==> inputs of 02-09 <==
==> flow/design.v <==
`timescale 1ns / 1ps
module compff2(ce,clk,x1,img1,x2,img2,y1,img3,y2,img4);
input ce,clk;
input signed [15:0] x1,img1,x2,img2;
output reg signed [15:0] y1,img3,y2,img4;
always @(posedge clk)
begin
y1 <= x1+x2;
img3 <= img1+ img2 ;
y2 <= x1-x2;
img4 <= img1 - img2;
end
endmodule
`timescale 1ns / 1ps
module compff4(ce,clk,xa1,imga1,xa2,imga2,xa3,imga3,xa4,imga4,yb1,imgb1,yb2,imgb2,yb3,imgb3,yb4,imgb4);
input ce,clk;
input signed[15:0] xa1,imga1,xa2,imga2,xa3,imga3,xa4,imga4;
output reg signed [15:0]yb1,imgb1,yb2,imgb2,yb3,imgb3,yb4,imgb4;
wire signed [15:0] yc1,imgc1,yc2,imgc2,yc3,imgc3,yc4,imgc4;
compff2 a0(ce,clk,xa1,imga1,xa3,imga3,yc1,imgc1,yc2,imgc2);
compff2 a1(ce,clk,xa2,imga2,xa4,imga4,yc3,imgc3,yc4,imgc4);
always @(posedge clk)
begin 
yb1 <= yc1 + yc3;
imgb1 <= imgc1 + imgc3;
yb2 <= yc2 + imgc4;
imgb2 <=  imgc2 - yc4 ;
yb3 <= yc1 - yc3;
imgb3 <= imgc1 - imgc3;
yb4 <= yc2 - imgc4;
imgb4 <= imgc2 +  yc4 ;
end
endmodule
`timescale 1ns / 1ps
module compff8(ce,clk,xg1,imgg1,xg2,imgg2,xg3,imgg3,xg4,imgg4,xg5,imgg5,xg6,imgg6,xg7,imgg7,xg8,imgg8,yh1,imgh1,yh2,imgh2,yh3,imgh3,yh4,imgh4,yh5,imgh5,yh6,imgh6,yh7,imgh7,yh8,imgh8);
input ce,clk;
input signed[15:0] xg1,imgg1,xg2,imgg2,xg3,imgg3,xg4,imgg4,xg5,imgg5,xg6,imgg6,xg7,imgg7,xg8,imgg8;
output reg signed[15:0] yh1,imgh1,yh2,imgh2,yh3,imgh3,yh4,imgh4,yh5,imgh5,yh6,imgh6,yh7,imgh7,yh8,imgh8;
wire signed [15:0] ya[7:0],imga[7:0];
compff4 b1(ce,clk,xg1,imgg1,xg3,imgg3,xg5,imgg5,xg7,imgg7,ya[0],imga[0],ya[1],imga[1],ya[2],imga[2],ya[3],imga[3]);
compff4 b2(ce,clk,xg2,imgg2,xg4,imgg4,xg6,imgg6,xg8,imgg8,ya[4],imga[4],ya[5],imga[5],ya[6],imga[6],ya[7],imga[7]);
function signed [15:0] m707;
input signed [15:0] s;
reg signed [31:0] p;
begin
p = s * 32'sd23167 + 32'sd16384;
m707 = p[30:15];
end
endfunction
always @(posedge clk)                
begin
yh1 <= ya[0] + ya[4]  ;
imgh1 <= imga[0] + imga[4] ;
yh2 <= ya[1]+ m707(ya[5] + imga[5]) ;
imgh2 <= imga[1]+ m707(imga[5] - ya[5]) ;
yh3 <= ya[2] + imga[6];
imgh3 <= imga[2] - ya[6];
yh4 <= ya[3] + m707(imga[7] - ya[7]);
imgh4 <= imga[3] - m707(ya[7] + imga[7]);
yh5 <= ya[0] - ya[4];
imgh5 <= imga[0] - imga[4];
yh6 <= ya[1] - m707(ya[5] + imga[5]);
imgh6 <= imga[1] + m707( ya[5] - imga[5]);
yh7 <= ya[2] - imga[6];
imgh7 <= imga[2] + ya[6];
yh8 <= ya[3] + m707(ya[7] - imga[7]);
imgh8 <= imga[3] + m707(ya[7] + imga[7]);
end
endmodule
==> flow/run.sh <==
#!/bin/bash
# the make line also repeats each setting of config.mk as NAME=value (left out here)
make -C /OpenROAD-flow-scripts/flow DESIGN_CONFIG=/design/flow/config.mk WORK_HOME=/design/flow/orfs CLKGATE_MAP_FILE= finish
==> flow/config.mk <==
export PLATFORM = sky130hd
export DESIGN_NAME = compff8
export DESIGN_NICKNAME = compff8
export VERILOG_FILES = /design/flow/design.v
export SDC_FILE = /design/flow/constraint.sdc
export NUM_CORES = 4
export LEC_CHECK = 0
export CAP_MARGIN = 20
export CORE_MARGIN = 2
export CORE_UTILIZATION = 68
export CTS_CLUSTER_SIZE = 24
export MAX_ROUTING_LAYER = met4
export SLEW_MARGIN = 20
==> flow/constraint.sdc <==
create_clock -name core_clock -period 9.0 [get_ports {clk}]
set_input_delay 1.8000 -clock core_clock [delete_from_list [all_inputs] [get_ports {clk}]]
set_output_delay 1.8000 -clock core_clock [all_outputs]
set_load 0.01 [all_outputs]
==> inputs of 10-08, as changes to 02-09 <==
- CORE_UTILIZATION: 68 -> 40
- CTS_CLUSTER_SIZE: 24 -> unset
- MAX_ROUTING_LAYER: met4 -> unset
==> flow/constraint.sdc (replaced) <==
create_clock -name core_clock -period 11.2 [get_ports {clk}]
set_input_delay 2.2400 -clock core_clock [delete_from_list [all_inputs] [get_ports {clk}]]
set_output_delay 2.2400 -clock core_clock [all_outputs]
set_load 0.01 [all_outputs]
==> inputs of 02-02, as changes to 02-09 <==
- CORE_UTILIZATION: 68 -> 70
- CTS_CLUSTER_SIZE: 24 -> 55
- HOLD_SLACK_MARGIN: unset -> 0.3
- MAX_ROUTING_LAYER: met4 -> unset
- SETUP_SLACK_MARGIN: unset -> -0.61
==> flow/constraint.sdc (replaced) <==
create_clock -name core_clock -period 9.03 [get_ports {clk}]
set_input_delay 1.8060 -clock core_clock [delete_from_list [all_inputs] [get_ports {clk}]]
set_output_delay 1.8060 -clock core_clock [all_outputs]
set_load 0.01 [all_outputs]
==> reports/results.tsv <==
stage	metric	value	unit
cts	CTS buffer count	88	
cts	number of setup buffers added after CTS	0	
cts	CTS resizes	0	
timing	sum of negative setup slack	0	ns
placed_design	Cells after DPL	12353	
die	die area	211000	um2
die	die height	459	um
run_status	status	no timing/DRC/antenna violations	
placed_design	pre-CTS setup slack	0.595	ns
die	Die W	459	um
placed_design	post-DP HPWL	214	mm
die	row count	166	
placed_design	Area after DPL	91300	um2
die	Initial Util	0.403	
placed_design	gpl congestion	0.941	
That was 10-08.
==> reports/results.tsv <==
stage	metric	value	unit
placed_design	post-DP HPWL	205	mm
die	die area	125000	um2
die	Initial Util	0.688	
die	die height	353	um
placed_design	pre-CTS setup slack	-0.948	ns
placed_design	gpl congestion	1.04	
placed_design	Area after DPL	95800	um2
placed_design	Cells after DPL	12025	
die	Die W	353	um
cts	CTS buffer count	83	
die	row count	127	
run_status	status	stopped before the end	
run_status	Failed at	5_1_grt	
cts	number of setup buffers added after CTS	55	
cts	CTS resizes	277	
That was 02-09.
==> reports/results.tsv <==
stage	metric	value	unit
detailed_routing	number of nets with antenna violations after routing	1	
timing	fin worst setup slack	-0.870	ns
timing	Final setup viols	58	
die	die height	348	um
cts	number of setup buffers added after CTS	11	
die	die area	121000	um2
cts	CTS buffer count	83	
placed_design	Cells after DPL	11989	
die	row count	126	
run_status	status	complete, but fails checks	
placed_design	Area after DPL	95800	um2
run_status	violated checks	antenna violations, negative setup slack	
That was 02-02.

==> job 2172 <==
// compff8: RTL as listed in full above, without the edits since
clock: 11.2 ns
lec_check: 0
cap_margin: 20
core_margin: 2
core_utilization: 62
slew_margin: 20
run.sh (not shown) runs the stock make flow with config.mk's settings and CLKGATE_MAP_FILE=.
==> inputs of job 2953, as changes to job 2172 <==
- CAP_MARGIN: 20 -> 40
- CORE_UTILIZATION: 62 -> 72
- CTS_CLUSTER_DIAMETER: not set -> 326
- CTS_CLUSTER_SIZE: not set -> 24
- PLACE_DENSITY: not set -> 0.65
- SETUP_SLACK_MARGIN: not set -> 1.47
==> flow/constraint.sdc (replaced) <==
create_clock -name core_clock -period 9.58 [get_ports {clk}]
set_input_delay 1.9160 -clock core_clock [delete_from_list [all_inputs] [get_ports {clk}]]
set_output_delay 1.9160 -clock core_clock [all_outputs]
set_load 0.01 [all_outputs]
==> inputs of job 7253, as changes to job 2172 <==
- CORE_UTILIZATION: 62 -> 65
==> flow/constraint.sdc (replaced) <==
create_clock -name core_clock -period 9.0 [get_ports {clk}]
set_input_delay 1.8000 -clock core_clock [delete_from_list [all_inputs] [get_ports {clk}]]
set_output_delay 1.8000 -clock core_clock [all_outputs]
set_load 0.01 [all_outputs]
==> results <==
Result of the run: job 7253 failed layout checks; job 2953 stopped before the end; job 2172 no timing/DRC/antenna violations
Stage where the flow stopped: job 7253 -; job 2953 global routing (5_1_grt); job 2172 -
Violated checks: job 7253 negative setup slack; job 2953 -; job 2172 -
Final Util: job 7253 81.6%; job 2953 -; job 2172 70.3%
Core utilization before placement: job 7253 65.7%; job 2953 72.5%; job 2172 62.2%
Final worst hold slack: job 7253 0.610 ns; job 2953 -; job 2172 0.633 ns
Slowest cell on the critical path: job 7253 fa_1; job 2953 -; job 2172 or4_1
Critical Setup Path Class: job 7253 reg -> reg; job 2953 -; job 2172 reg -> reg
Transition time of the tightest slew-check pin: job 7253 0.811 ns; job 2953 -; job 2172 1.09 ns
Post-placement setup slack: job 7253 -0.883 ns; job 2953 -0.694 ns; job 2172 0.113 ns
Finish-stage setup viols: job 7253 42; job 2953 -; job 2172 0
Buffering overhead: job 7253 11.9%; job 2953 -; job 2172 6.01%
WP buf/inv: job 7253 10; job 2953 -; job 2172 5
TritonCTS clock tree: job 7253 built; job 2953 -; job 2172 built
Highest routing layer actually used: job 7253 met5; job 2953 -; job 2172 met5
Tap cell count: job 7253 1650; job 2953 -; job 2172 1768
Startpoint of the most critical setup path: job 7253 b2.imgb2[0]; job 2953 -; job 2172 b2.imgb2[1]
Mi-comb count: job 7253 6203; job 2953 -; job 2172 6203
Hold worst-path end: job 7253 yh7[15]; job 2953 -; job 2172 b2.yb3[1]
Fmax: job 7253 0.102 GHz; job 2953 -; job 2172 0.0936 GHz
Detailed-router iteration count before antenna repair: job 7253 7; job 2953 -; job 2172 5

==> run Y: inputs <==
RTL: the design.v shown in full above, as it stands there.
clock: 11.2 ns
lec_check: 0
cap_margin: 20
core_margin: 2
core_utilization: 31
slew_margin: 20
==> inputs of run K, as changes to run Y <==
- CORE_UTILIZATION: 31 -> 40
- HOLD_SLACK_MARGIN: not set -> -0.01
- PLACE_DENSITY: not set -> 0.82
==> flow/constraint.sdc (replaced) <==
create_clock -name core_clock -period 12.0 [get_ports {clk}]
set_input_delay 2.4000 -clock core_clock [delete_from_list [all_inputs] [get_ports {clk}]]
set_output_delay 2.4000 -clock core_clock [all_outputs]
set_load 0.01 [all_outputs]
==> comparison <==
- Between run Y and run K, the lower core utilization is in run Y (gap 10 points).
- Of run K and run Y, run Y has the higher cell count (gap about 6%, measured against run Y).
- Between run K and run Y, the lower routed wire length is in run Y (gap 0.46%, measured against run Y).
- In synthesized area, run K and run Y do not differ.
- Of run K and run Y, run Y has the higher design area (gap about 1.2%, measured against run Y).
